run 1:
## microprocessor
module microprocessor #(parameter N = 8, ROM_addressBits = 6, RF_addressBits = 3) (
  input  logic                           clk             ,
  input  logic                           rst_n           ,
  input  logic [ 3+2*(RF_addressBits):0] ROM_data        ,
  input  logic [                  N-1:0] SRAM_data       ,
  output logic                           overflowPC      ,
  output logic                           ROM_readEnable  ,
  output logic                           SRAM_readEnable ,
  output logic                           SRAM_writeEnable,
  output logic [    ROM_addressBits-1:0] ROM_address     ,
  output logic [(2**RF_addressBits)-1:0] SRAM_address    ,
  output logic [                  N-1:0] SRAM_data_in
);
  logic RF_selectDestA, RF_selectDestB, RF_writeEnable;
  logic [1:0] RF_selectSource;
  logic [RF_addressBits-1:0] RF_writeAddress, RF_readAddressA, RF_readAddressB;
  logic [N-1:0] RF_AluRes, RF_Im, RF_destAluA, RF_destAluB;
  RF #(.N(N), .addressBits(RF_addressBits)) rf (
    clk,
    rst_n,
    RF_selectDestA,
    RF_selectDestB,
    RF_selectSource,
    RF_writeAddress,
    RF_writeEnable,
    RF_readAddressA,
    RF_readAddressB,
    RF_AluRes, SRAM_data, RF_Im,
    RF_destAluA, SRAM_data_in, RF_destAluB, SRAM_address);
  logic ALU_rst, ALU_en;
  logic [2:0] ALU_OP, ALU_ONZ;
  ALU #(N) alu (
    clk,
    rst_n,
    ALU_rst,
    ALU_en,
    ALU_OP,
    RF_destAluA,
    RF_destAluB,
    ALU_ONZ,
    RF_AluRes
  );
  FSM #(.N(N), .M(RF_addressBits), .P(ROM_addressBits)) fsm (
    clk,
    rst_n,
    overflowPC,
    RF_selectSource,
    RF_writeAddress,
    RF_writeEnable,
    RF_readAddressA,
    RF_readAddressB,
    RF_selectDestA,
    RF_selectDestB,
    RF_Im,
    ALU_OP,
    ALU_rst,
    ALU_ONZ,
    ALU_en,
    ROM_data,
  ...
Size in the first run: about 1,200 cells after synthesis, about 46 I/O pins.
make LEC_CHECK=0 ABC_AREA=1 CAP_MARGIN=20 CELL_PAD_IN_SITES_DETAIL_PLACEMENT=0 CORE_MARGIN=2 CORE_UTILIZATION=71 CTS_CLUSTER_DIAMETER=230 CTS_CLUSTER_SIZE=42 SETUP_SLACK_MARGIN=0.6 SLEW_MARGIN=20 finish   # period 5.86 ns
run.sh (not shown) runs the stock make flow with config.mk's settings and CLKGATE_MAP_FILE=.
Run 1: done, clean on timing, DRC and antenna
Changes in run 2 relative to run 1:
- ABC_AREA: 1 -> unset
- CORE_UTILIZATION: 71 -> 63
- SETUP_SLACK_MARGIN: 0.6 -> unset
- CTS_CLUSTER_DIAMETER: 230 -> unset
- CELL_PAD_IN_SITES_DETAIL_PLACEMENT: 0 -> unset
- CTS_CLUSTER_SIZE: 42 -> unset
- the clock period (ns, I/O delays scaled along): 5.86 -> 6.16
## What came out
The final layout from run 2, which completed every stage, passed the timing, DRC and antenna checks at the end of the flow. In the tables for run 2 and run 1, count of fill cells added during filler insertion reads lower with run 1. [compare] base=run 1 new=run 2: sum of net half-perimeters after detailed placement went up by 2600 um, relative area change from synthesis to final layout increased by 1.2 points relative to the old numbers. The part of the power in combinational logic in run 2 was lower than what run 1 gave. Total setup buffers inserted after CTS was higher in the run labelled run 1. Looking at routed wire length across both flows, run 2 is the weaker of the two, with run 1 ahead. Of run 2 and run 1, the higher instance count after placement with tap cells included belongs to run 1. Looking at relative contribution of the clock network to total power across run 2 and run 1, the one that comes out lower is run 1. NOTE: overall power after layout in run 2 falls short of that of run 1. Run 2 vs. run 1: smallest setup slack after layout shows a reduction of 340 ps; worst hold-check slack now larger. Run 1 reports its source of the critical timing path as ROM_data[4] while run 2 reports ROM_data[9]. A capture point of the critical path of SRAM_address[7] is what run 2 shows, while SRAM_data_in[3] belongs to run 1.
Input-level comparison between run 3 and run 2:
- a change of CORE_UTILIZATION from 63 to 71
- an added PLACE_DENSITY of 0.62
- an added SETUP_SLACK_MARGIN of -0.01
- an added ABC_AREA of 1
- a change of the clock period (ns, I/O delays scaled along) from 6.16 to 3.83
[summary]
- Of run 3 and run 2, just one finished clean: run 2.
- Run 2 vs run 3, dominant kind of combinational cell: AND-OR/OR-AND gates vs simple AND/OR/NAND/NOR gates
- Compared with run 2, in run 3 post-synthesis compound-gate area fraction shrank by 11 points; sequential-to-total area share from yosys stat grew by 0.57 points; core area shrank by 1800 um^2.
Input changes introduced in run 4 (baseline for comparison: run 3):
- an added CTS_CLUSTER_SIZE of 99
- a deleted SETUP_SLACK_MARGIN that had been -0.01
- a deleted PLACE_DENSITY that had been 0.62
- a change of CORE_UTILIZATION from 71 to 72
- an added CTS_CLUSTER_DIAMETER of 234
- a change of the clock period (ns, I/O delays scaled along) from 3.83 to 4.88
### Flow results
Both conditions hold for run 4: the flow ran to the end and the final layout passed the timing, DRC and antenna checks.
As far as post-synthesis share of cell area spent on and-or and or-and gates goes, run 3 and run 4 are indistinguishable; the numbers are identical.
[run 4] die extent in x fell 0.75 um relative to run 3
Of run 3 and run 4, the run reporting the higher core box area was run 3.
Final weighted congestion of routability-driven global placement | run 4 above run 3
Looking at die height, run 4 sits about 0.7% below run 3.
Run 4 ends up with a pre-CTS worst setup slack that is 860 ps higher than in run 3.
Comparing run 4 against run 3, there is no change at all in synthesized cell count.
Synthesized net count: run 4 vs run 3 identical
In run 4 relative to run 3, HPWL after detailed placement had gone down by a few percent.
The die of run 4 is smaller than the one used in run 3.
As far as post-synthesis chip area from yosys goes, run 4 and run 3 are indistinguishable; the numbers are identical.
Power and IR drop assume default switching activity.
